Setup of rev 12:
Design processor_arm, start of the top module:
module processor_arm #(parameter N = 64)
							(input logic CLOCK_50, reset,
							output logic [N-1:0] IM_addr,
							input  logic [31:0] IM_readData,
							output logic [N-1:0] DM_writeData, DM_addr,
							output logic DM_writeEnable, DM_readEnable,
							input  logic [N-1:0] DM_readData);
Size in the first run: roughly 10,000 cells after synthesis, roughly 130,000 um^2 of cells after synthesis.
==> flow/config.mk <==
export PLATFORM = sky130hd
export DESIGN_NAME = processor_arm
export DESIGN_NICKNAME = processor_arm
export VERILOG_FILES = /design/flow/design.v
export SDC_FILE = /design/flow/constraint.sdc
export NUM_CORES = 4
export LEC_CHECK = 0
export CAP_MARGIN = 20
export CORE_MARGIN = 2
export CORE_UTILIZATION = 72
export CTS_CLUSTER_SIZE = 36
export SETUP_SLACK_MARGIN = -0.55
export SLEW_MARGIN = 20
==> flow/constraint.sdc <==
create_clock -name core_clock -period 5.93 [get_ports {CLOCK_50}]
set_input_delay 1.1860 -clock core_clock [delete_from_list [all_inputs] [get_ports {CLOCK_50}]]
set_output_delay 1.1860 -clock core_clock [all_outputs]
set_load 0.01 [all_outputs]
run.sh (not shown) runs the stock make flow with config.mk's settings and CLKGATE_MAP_FILE=.
Rev 12: all stages done; final checks FAILED (setup timing).
#### Input delta (rev 13 over rev 12)
- putting PLACE_DENSITY_LB_ADDON at 0.24 where nothing was set
- swapping 36 for 10 in CTS_CLUSTER_SIZE
- putting CTS_CLUSTER_DIAMETER at 50 where nothing was set
- clearing SETUP_SLACK_MARGIN, which used to be -0.55
- putting TNS_END_PERCENT at 5 where nothing was set
- swapping 72 for 71 in CORE_UTILIZATION
- swapping 5.93 for 9.43 in the clock period (ns, I/O delays scaled along)
## What came out
Rev 13 | stages: all done | timing, DRC, antenna: all pass. Diff rev 12 -> rev 13: detailed placer's ending HPWL lower, die span in y higher. Changes observed in rev 13 relative to rev 12: layout overhead on the synthesized area -4.5 points, post-route fraction of the period consumed by the critical path -29 points.


Starting RTL as in the previous note.
## processor_arm
module processor_arm #(parameter N = 64)
							(input logic CLOCK_50, reset,
							output logic [N-1:0] IM_addr,
							input  logic [31:0] IM_readData,
							output logic [N-1:0] DM_writeData, DM_addr,
							output logic DM_writeEnable, DM_readEnable,
							input  logic [N-1:0] DM_readData);
	logic [31:0] q;
	logic [3:0] AluControl;
	logic reg2loc, regWrite, AluSrc, Branch, memtoReg, memRead, memWrite;
	logic [10:0] instr;
	assign q = IM_readData;
	controller 		c 			(.instr(instr), 
									.AluControl(AluControl), 
									.reg2loc(reg2loc), 
									.regWrite(regWrite), 
									.AluSrc(AluSrc), 
									.Branch(Branch),
									.memtoReg(memtoReg), 
									.memRead(memRead), 
									.memWrite(memWrite));
	datapath #(64) dp 		(.reset(reset), 
									.clk(CLOCK_50), 
									.reg2loc(reg2loc), 
									.AluSrc(AluSrc), 
									.AluControl(AluControl), 
									.Branch(Branch), 
									.memRead(memRead),
									.memWrite(memWrite), 
									.regWrite(regWrite), 
									.memtoReg(memtoReg), 
									.IM_readData(q), 
									.DM_readData(DM_readData), 
									.IM_addr(IM_addr), 
									.DM_addr(DM_addr), 
									.DM_writeData(DM_writeData), 
									.DM_writeEnable(DM_writeEnable), 
									.DM_readEnable(DM_readEnable));				
	flopr #(11)		IF_ID_TOP(.clk(CLOCK_50),
									.reset(reset), 
									.d(q[31:21]), 
									.q(instr));
endmodule
clock: 5.27 ns
lec_check: 0
cap_margin: 20
core_margin: 2
core_utilization: 70
cts_cluster_diameter: 219
cts_cluster_size: 13
gpl_routability_driven: 0
place_density_lb_addon: 0.06
setup_slack_margin: -0.13
slew_margin: 20
tns_end_percent: 100
The starting point ran to the end with violations: negative setup slack.
Next try:
ABC_AREA = 1   (was default)
CELL_PAD_IN_SITES_GLOBAL_PLACEMENT = 1   (was default)
CORE_ASPECT_RATIO = 0.52   (was default)
CORE_UTILIZATION = 40   (was 70)
CTS_CLUSTER_DIAMETER = default   (was 219)
CTS_CLUSTER_SIZE = default   (was 13)
GPL_ROUTABILITY_DRIVEN = default   (was 0)
PLACE_DENSITY_LB_ADDON = default   (was 0.06)
SETUP_SLACK_MARGIN = default   (was -0.13)
TNS_END_PERCENT = default   (was 100)
clock period = 10.0 ns   (was 5.27 ns; I/O delays follow)
Effect: The changed run finished clean; fmax decreases by 7.5%; register-to-register slack is better by 4.2 ns; synthesized area grows by 3.3%; cell area stays flat; flip-flop count does not change; utilization fell by 36 points; global-route usage decreases by 12 points; worst hold slack gets worse by 0.015 ns.
